// Benes_8p
module Benes_8p (input wire [2:0] mp0, mp1, mp2, mp3, mp4, mp5, mp6, mp7,
    input clk,
    output reg [19:0] state
);
    wire [2:0] nb0, nb1, nb2, nb3, nb4, nb5, nb6, nb7;
    wire [2:0]  mn0, mn1, mn2, mn3, mn4, mn5, mn6, mn7;
    MN_Serials m1(.mp0(mp0),
    .mp1(mp1),
    .mp2(mp2),
    .mp3(mp3),
    .mp4(mp4),
    .mp5(mp5),
    .mp6(mp6),
    .mp7(mp7),
    .mn0(mn0),
    .mn1(mn1),
    .mn2(mn2),
    .mn3(mn3),
    .mn4(mn4),
    .mn5(mn5),
    .mn6(mn6),
    .mn7(mn7)
    );
    NB_Series m2(.mp0(MP_1[0]),
    .mp1(MP_1[1]),
    .mp2(MP_1[2]),
    .mp3(MP_1[3]),
    .mp4(MP_1[4]),
    .mp5(MP_1[5]),
    .mp6(MP_1[6]),
    .mp7(MP_1[7]),
    .mn0(MN_1[0]),
    .mn1(MN_1[1]),
    .mn2(MN_1[2]),
    .mn3(MN_1[3]),
    .mn4(MN_1[4]),
    .mn5(MN_1[5]),
    .mn6(MN_1[6]),
    .mn7(MN_1[7]),
    .nb0(nb0),
    .nb1(nb1),
    .nb2(nb2),
    .nb3(nb3),
    .nb4(nb4),
    .nb5(nb5),
    .nb6(nb6),
    .nb7(nb7)
    );
    wire [2:0] mp [0:7];
    integer i, j, m;
    reg [2:0] MP_1 [0:7];
    reg [2:0] MN_1 [0:7];
    reg [2:0] MP_2 [0:7];
    reg [2:0] NB_2 [0:7];
    reg [3:0] CI_2;
    reg [2:0] MP_3 [0:7];
    reg [2:0] NB_3 [0:7];
    reg [3:0] CI_3;
    wire [2:0] P_NEXT_3_W;
    reg [2:0] P_NEXT_3;
    reg [3:0] COVER_TBL_3;
    assign P_NEXT_3_W = (NB_2[1] == 3'b000) ? 3'b010 : NB_2[1];
    wire [3:0] MASK_3_2, MASK_3;
    wire [1:0] MIN_PORT_3_W; 
    assign MASK_3_2 = 4'b0001;
  ...
Size: ~1100 cells after synthesis, roughly 280 flip-flops, about 45 I/O pins, about 11000 sq um of cells after synthesis.
clock: 3.41 ns
lec_check: 0
cap_margin: 20
cell_pad_in_sites_detail_placement: 1
cell_pad_in_sites_global_placement: 2
core_margin: 2
core_utilization: 46
cts_cluster_diameter: 50
cts_cluster_size: 15
gpl_routability_driven: 1
gpl_timing_driven: 1
max_routing_layer: met4
place_density_lb_addon: 0.23
slew_margin: 20
tns_end_percent: 60
run.sh (not shown) runs the stock make flow with config.mk's settings and CLKGATE_MAP_FILE=.
Edit:
Settings changed: ABC_AREA from default to 1, CELL_PAD_IN_SITES_DETAIL_PLACEMENT 1 to default, CELL_PAD_IN_SITES_GLOBAL_PLACEMENT 2 to default, CORE_UTILIZATION 46 to 72, CTS_CLUSTER_DIAMETER 50 to 203, CTS_CLUSTER_SIZE 15 to 34, GPL_ROUTABILITY_DRIVEN 1 to default, GPL_TIMING_DRIVEN 1 to default, PLACE_DENSITY_LB_ADDON 0.23 to 0.25, TNS_END_PERCENT 60 to default.
Clock period 3.41 ns to 1.5 ns, I/O delays scaled along.
What happened:
- The changed run never finished: it broke off in 5_1_grt, error GRT-0232
- die size came out lower by 38%
- synthesized area came out lower by 4.0%
- synthesized cell count came out higher by 19%
Edit:
Settings changed: ABC_AREA 1 to 0, CORE_UTILIZATION 72 to 71, CTS_CLUSTER_DIAMETER 203 to 27, SETUP_SLACK_MARGIN from default to -0.09.
Clock period 1.5 ns to 2.0 ns, I/O delays scaled along.
- Now the flow reached the layout checks and failed them: setup timing
- synthesized area rose by about 4%
- die area rose by 5.5%
- synthesized cell count fell by 16%
Edit:
Settings changed: ABC_AREA 0 to default, CORE_UTILIZATION 71 to 40, CTS_CLUSTER_DIAMETER 27 to default, CTS_CLUSTER_SIZE 34 to default, MAX_ROUTING_LAYER met4 to default, PLACE_DENSITY_LB_ADDON 0.25 to default, SETUP_SLACK_MARGIN -0.09 to default.
Clock period 2.0 ns to 2.33 ns, I/O delays scaled along.
What happened: The changed run completed with no timing, DRC or antenna violations. Register-to-register slack gains 0.26 ns. Sequential cell count stays the same. Area after synthesis stays the same. Total power goes down by 35%. Via count fell by 20%. Setup slack improved by 0.26 ns.
Edit:
Settings changed: CORE_UTILIZATION 40 to 70, CTS_CLUSTER_SIZE from default to 33, HOLD_SLACK_MARGIN from default to 0.29, SETUP_SLACK_MARGIN from default to 0.38.
Clock period 2.33 ns to 1.3 ns, I/O delays scaled along.
Result: The changed run never finished: it broke off in 4_1_cts on DPL-0038. Area after synthesis is unchanged. Die area fell by about 40%. Synthesized cell count does not change.
Edit:
Settings changed: CORE_UTILIZATION 70 to 40, CTS_CLUSTER_SIZE 33 to 81, HOLD_SLACK_MARGIN 0.29 to default, SETUP_SLACK_MARGIN 0.38 to 0.09, SLEW_MARGIN 20 to 0.
Clock period 1.3 ns to 2.5 ns, I/O delays scaled along.
After rerunning:
- The new run ran to the end with no violations
- die size climbs by 72%
- synthesized cell count does not change
- area after synthesis is unchanged

Benes_8p again, from the RTL that the note above started with.
Settings: LEC_CHECK=0, ABC_AREA=1, CAP_MARGIN=20, CORE_ASPECT_RATIO=1.39, CORE_MARGIN=2, CORE_UTILIZATION=72, CTS_CLUSTER_DIAMETER=164, CTS_CLUSTER_SIZE=46, MAX_ROUTING_LAYER=met4, PLACE_DENSITY_LB_ADDON=0.19, SETUP_SLACK_MARGIN=0.38, SLEW_MARGIN=20; clock period 1.17 ns.
The first run did not get past clock tree synthesis.
Rerun with:
- ABC_AREA: 1 -> default
- CORE_ASPECT_RATIO: 1.39 -> default
- CORE_UTILIZATION: 72 -> 58
- CTS_CLUSTER_DIAMETER: 164 -> default
- CTS_CLUSTER_SIZE: 46 -> default
- MAX_ROUTING_LAYER: met4 -> default
- PLACE_DENSITY_LB_ADDON: 0.19 -> default
- SETUP_SLACK_MARGIN: 0.38 -> default
- clock period: 1.17 -> 1.32 ns (I/O delays scaled with it)
The changed run ran to the end with violations: setup timing.
Die size came out higher by 28%.
Area after synthesis rises by about 4%.
Synthesized cell count came out lower by 16%.
Rerun with:
- CORE_UTILIZATION: 58 -> 40
- clock period: 1.32 -> 2.5 ns (I/O delays scaled with it)
- This time the run ran to the end with no violations
- final cell count drops by 10%
- global-route usage drops by 14 points
- combinational power drops by 72%
- critical path depth climbs by 2
- sequential share of layout area climbs by 8.0 points
- via count drops by 18%
- clock skew drops by 0.016 ns
- final area drops by 20%
Rerun with:
- CORE_UTILIZATION: 40 -> 58
- SETUP_SLACK_MARGIN: default -> 0.07
- TNS_END_PERCENT: default -> 5
- clock period: 2.5 -> 1.32 ns (I/O delays scaled with it)
After rerunning: The new run finished with setup timing left. Cell area grows by 22%. Global-route usage came out higher by 14 points. Routed wire length rose by 29%. Hold slack is worse by 0.25 ns. Power goes up by 120%. Die area went down by 30%. Worst setup slack got worse by 0.82 ns. Final cell count rises by 12%. Fmax is higher by 19%. Register-to-register slack is worse by 0.82 ns. Non-clock buffer count is higher by 291.
Power and IR drop assume default switching activity.
